==> flow/design.v <==
`timescale 1ns / 1ps
module skin_detection(
    input clk,
    input n_rst,
    input [23:0] i_vid_data,
    input i_vid_hsync,
    input i_vid_vsync,
    input i_vid_VDE,
    input [3:0] sw,
    output reg [23:0] o_vid_data,
    output reg o_vid_hsync,
    output reg o_vid_vsync,
    output reg o_vid_VDE
);
    localparam [7:0] skin_y = 8'd80;
    localparam [7:0] skin_cb_min = 8'd70;  
    localparam [7:0] skin_cb_max = 8'd135;  
    localparam [7:0] skin_cr_min = 8'd120;  
    localparam [7:0] skin_cr_max = 8'd180;   
    reg signed [8:0] y, ytemp;
    reg signed [8:0] cb;
    reg signed [8:0] cr;
    reg signed [8:0] rtemp,gtemp,btemp, rtemp2, gtemp2, btemp2;
    localparam [7:0] r  = 8'd255;
    localparam [7:0] g = 8'd0;
    localparam [7:0] b = 8'd255;
    wire [7:0] red, green, blue;
    assign {red, blue, green} = i_vid_data;
    wire hsync = i_vid_hsync;
    wire vsync = i_vid_vsync;
    wire VDE = i_vid_VDE;
    always @(posedge clk) begin
        if(sw == 4'd1) begin
        ytemp <= 16+ (256*red+green*645+blue*98)/1000;
        cb <= (577*(btemp-ytemp))/1000+128;
        cr <= (713*(rtemp-ytemp))/1000+128;
        y <= ytemp;
        rtemp <= red;
        gtemp <= green;
        btemp <= blue;
        rtemp2 <= rtemp;
        gtemp2 <= gtemp;
        btemp2 <= btemp;
        if(y > skin_y && skin_cb_min < cb && skin_cb_max > cb && skin_cr_min < cr && skin_cr_max > cr) begin
            o_vid_data[23:16] <= rtemp2;
            o_vid_data[15:8] <= btemp2;
            o_vid_data[7:0] <= gtemp2;
        end else begin
            o_vid_data[23:16] <= r;
            o_vid_data[15:8] <= b;
            o_vid_data[7:0] <= g;
        end
        o_vid_hsync <=  hsync;
        o_vid_vsync <=  vsync;
        o_vid_VDE <=  VDE;
    end
    end
endmodule
`timescale 1ns / 1ps
module inversion(
    input clk,
    input n_rst,
    input [23:0] i_vid_data,
    input i_vid_hsync,
    input i_vid_vsync,
    input i_vid_VDE,
    input [3:0] sw,
    output reg [23:0] o_vid_data,
    output reg o_vid_hsync,
    output reg o_vid_vsync,
    output reg o_vid_VDE
);
    wire [7:0] red, green, blue;
    assign {red, green, blue} = i_vid_data;
 always @(posedge clk) begin
        if(sw == 4'd2) begin
            o_vid_data[23:16] <= 255-red;
            o_vid_data[15:8] <= 255-green;
            o_vid_data[7:0] <= 255-blue;
        end
        o_vid_hsync <= i_vid_hsync;
        o_vid_vsync <=  i_vid_vsync;
        o_vid_VDE <=  i_vid_VDE;
        end
endmodule
`timescale 1ns / 1ps
module position(
input clk,
    input n_rst,
    input [23:0] i_vid_data,
    input i_vid_hsync,
    input i_vid_vsync,
    input i_vid_VDE,
    input [3:0] sw,
    output reg [23:0] o_vid_data,
    output reg o_vid_hsync,
    output reg o_vid_vsync,
    output reg o_vid_VDE
);
    wire [7:0] red, green, blue;
    reg [16:0] vcount, hcount;
    reg [16:0] vcount_q, hcount_q;
    assign {red, blue, green} = i_vid_data;
    always @* begin
        hcount = hcount_q;
        vcount = vcount_q;
        if(!n_rst) begin
            hcount = 0;
            vcount = 0;
        end else
            if(i_vid_VDE) begin
        if(hcount_q>=16'd1919) begin
            hcount = 0;
            if(vcount_q>=16'd1079)
                vcount =0;
         else vcount = vcount_q +1;
    end else hcount = hcount_q +1;
    end
    end
    always @(posedge clk) begin
        hcount_q <= hcount;
        vcount_q <= vcount;
    end
    wire [7:0] grey = (3*red)/100 + (59*green)/100 + (11*blue)/100;
     always @(posedge clk) begin
           if(sw == 4'd3) begin
             if (hcount > 200 && hcount < 800) begin
                o_vid_data[23:16] <= grey;
                 o_vid_data[15:8] <= grey; 
                 o_vid_data[7:0] <= grey;         
           end
           else
             o_vid_data <= i_vid_data;
           end
           o_vid_hsync <= i_vid_hsync;
           o_vid_vsync <=  i_vid_vsync;
           o_vid_VDE <=  i_vid_VDE;
           end
endmodule
`timescale 1ns / 1ps
module colour_change #
(
    parameter DATA_WIDTH = 24  
)
(
    input  wire                   clk,
    input  wire                   n_rst,
    input  wire [DATA_WIDTH-1:0] i_vid_data,
    input  wire                  i_vid_hsync,
    input  wire                  i_vid_vsync,
    input  wire                  i_vid_VDE,
    output reg [DATA_WIDTH-1:0] o_vid_data,
    output reg                  o_vid_hsync,
    output reg                  o_vid_vsync,
    output reg                  o_vid_VDE,
    input wire [3:0] btn,
    input wire [3:0] sw,
    output wire [3:0] led 
);
 assign led = 4'd0;
 wire [23:0] out1, out2,out3;
   wire hsync, vsync, vde, hsync2, vsync2, vde2, hsync3, vsync3, vde3;
   always@* begin
       case(sw)
           4'd1:begin o_vid_data=out1;
           o_vid_hsync = hsync;
           o_vid_vsync = vsync;
           o_vid_VDE = vde;
           end
           4'd2: begin 
            o_vid_data=out2;
            o_vid_hsync = hsync2;
            o_vid_vsync = vsync2;
            o_vid_VDE = vde2;
           end
           4'd3: begin 
           o_vid_data=out3;
           o_vid_hsync = hsync3;
           o_vid_vsync = vsync3;
           o_vid_VDE = vde3;
          end
          default: begin
           o_vid_data=i_vid_data;
           o_vid_hsync = i_vid_hsync;
           o_vid_vsync = i_vid_vsync;
           o_vid_VDE = i_vid_VDE;
           end
       endcase
   end
   skin_detection skin(.clk(clk), .n_rst(n_rst), .i_vid_data(i_vid_data), .i_vid_hsync(i_vid_hsync), .i_vid_vsync(i_vid_vsync), .i_vid_VDE(i_vid_VDE), .o_vid_data(out1), .o_vid_hsync(hsync), .o_vid_vsync(vsync), .o_vid_VDE(vde), .sw(sw));
   inversion inverse(.clk(clk), .n_rst(n_rst), .i_vid_data(i_vid_data), .i_vid_hsync(i_vid_hsync), .i_vid_vsync(i_vid_vsync), .i_vid_VDE(i_vid_VDE), .o_vid_data(out2), .o_vid_hsync(hsync2), .o_vid_vsync(vsync2), .o_vid_VDE(vde2), .sw(sw));
   position pos(.clk(clk), .n_rst(n_rst), .i_vid_data(i_vid_data), .i_vid_hsync(i_vid_hsync), .i_vid_vsync(i_vid_vsync), .i_vid_VDE(i_vid_VDE), .o_vid_data(out3), .o_vid_hsync(hsync3), .o_vid_vsync(vsync3), .o_vid_VDE(vde3), .sw(sw));
endmodule
clock: 29.6 ns
lec_check: 0
abc_area: 0
cap_margin: 0
cell_pad_in_sites_detail_placement: 1
cell_pad_in_sites_global_placement: 1
core_margin: 10
core_utilization: 47
cts_cluster_diameter: 369
cts_cluster_size: 79
gpl_routability_driven: 0
min_routing_layer: met2
place_density_lb_addon: 0.04
setup_slack_margin: 5.0
slew_margin: 20
tns_end_percent: 35
run.sh (not shown) runs the stock make flow with config.mk's settings and CLKGATE_MAP_FILE=.
Next try:
- ABC_AREA: 0 -> unset
- CAP_MARGIN: 0 -> 20
- CELL_PAD_IN_SITES_DETAIL_PLACEMENT: 1 -> unset
- CELL_PAD_IN_SITES_GLOBAL_PLACEMENT: 1 -> unset
- CORE_MARGIN: 10 -> 2
- CORE_UTILIZATION: 47 -> 40
- CTS_CLUSTER_DIAMETER: 369 -> unset
- CTS_CLUSTER_SIZE: 79 -> unset
- GPL_TIMING_DRIVEN: unset -> 0
- MIN_ROUTING_LAYER: met2 -> unset
- PLACE_DENSITY_LB_ADDON: 0.04 -> unset
- SETUP_SLACK_MARGIN: 5.0 -> unset
- SLEW_MARGIN: 20 -> 35
- TNS_END_PERCENT: 35 -> unset
- clock period: 29.6 -> 20.0 ns (I/O delays scaled with it)
What happened:
- register-to-register slack degrades by 6.9 ns
- flip-flop count is unchanged
- core utilization decreases by 6.6 points
- global-route usage decreases by 16 points
- non-clock buffer count increases by 62
- area after synthesis is unchanged
- first-iteration DRC count decreases by 73%
Next try:
- CAP_MARGIN: 20 -> 5
- CORE_ASPECT_RATIO: unset -> 0.65
- CTS_CLUSTER_SIZE: unset -> 19
- SETUP_SLACK_MARGIN: unset -> 5.0
- SLEW_MARGIN: 35 -> 25
Result: Via count goes up by 7.5%. Cell count goes up by 4.9%. Worst setup slack improved by 3.0 ns. Clock skew climbs by 0.0079 ns. Area after synthesis stays the same. Routed wire length goes up by about 16%. Cell area rose by about 14%.
Next try:
- CELL_PAD_IN_SITES_DETAIL_PLACEMENT: unset -> 1
- CORE_UTILIZATION: 40 -> 55
- CTS_CLUSTER_SIZE: 19 -> 40
- GPL_ROUTABILITY_DRIVEN: 0 -> 1
- HOLD_SLACK_MARGIN: unset -> -0.09
- PLACE_DENSITY: unset -> 0.9
- TNS_END_PERCENT: unset -> 50
What happened: This time the run aborted during 4_1_cts; die area went down by 27%; synthesized area stays the same; synthesized cell count does not change.
Next try:
- ABC_AREA: unset -> 1
- CAP_MARGIN: 5 -> 20
- CELL_PAD_IN_SITES_DETAIL_PLACEMENT: 1 -> unset
- CORE_ASPECT_RATIO: 0.65 -> unset
- CORE_UTILIZATION: 55 -> 37
- CTS_CLUSTER_DIAMETER: unset -> 281
- CTS_CLUSTER_SIZE: 40 -> 99
- GPL_ROUTABILITY_DRIVEN: 1 -> unset
- GPL_TIMING_DRIVEN: 0 -> unset
- HOLD_SLACK_MARGIN: -0.09 -> unset
- PLACE_DENSITY: 0.9 -> 0.82
- SETUP_SLACK_MARGIN: 5.0 -> unset
- SLEW_MARGIN: 25 -> 20
- TNS_END_PERCENT: 50 -> unset
What happened:
- This time the run went through all stages and came out clean
- area after synthesis is lower by a little under a tenth
- die size is higher by well over a third
- synthesized cell count is higher by a few percent

---

## P
Starts from the design.v that is shown in full above.
Settings: LEC_CHECK=0, ABC_AREA=1, CAP_MARGIN=20, CORE_MARGIN=2, CORE_UTILIZATION=72, CTS_CLUSTER_DIAMETER=184, CTS_CLUSTER_SIZE=98, SLEW_MARGIN=20; clock period 13.4 ns.
In summary, P completed successfully, with a layout that passed the timing, DRC and antenna checks.
> inputs changed (P -> Q)
- changing CORE_UTILIZATION from 72 to 65
- removing CTS_CLUSTER_DIAMETER (formerly 184)
- removing CTS_CLUSTER_SIZE (formerly 98)
- removing ABC_AREA (formerly 1)
- changing the clock period (ns, I/O delays scaled along) from 13.4 to 15.8
==> results <==
Total inserted antenna cells: Q vs P up 1
P ended up with input port to flop as its type of the worst setup path; Q ended up with flop to flop.
Re design area: P was lower than Q.
Compared with P, in Q area growth from synthesis to final layout went down, last weighted congestion value of the routability-driven placer has increased, detailed-router iteration count before antenna repair +2.
Inputs modified between Q and R:
- changing CORE_UTILIZATION from 65 to 68
- changing the clock period (ns, I/O delays scaled along) from 15.8 to 18.1
[summary]
Comparing R and Q, the higher combined global-route utilization of all metal layers was measured on R.
Placed instance area of R falls short of that of Q by a few percent.
Taking R as 1.0, Q lands at 1.05 on core outline area.
| detailed-route wire length per cell | higher: R |
Relative to Q, quantity of gates resized following cts has gone down in R.
Relative to Q, the final cell area reported for R is lower.
R ended up with a lower final cycle utilization of the critical path than Q did.
R vs. Q: worst setup slack +0.19 ns; detailed-route wire length -0.93%.
The following lists how S was set up differently from R:
- CORE_UTILIZATION changed from 68 to 40
- CORE_ASPECT_RATIO newly set to 0.65
- GPL_TIMING_DRIVEN newly set to 0
- the clock period (ns, I/O delays scaled along) changed from 18.1 to 20.0
Findings:
Routed wire in S totals more than in R.
In S the fraction of the cycle the final worst path needs turned out 0.36 points lower than in R.
Compared to R, S has finished layout cell area 2.1% higher.
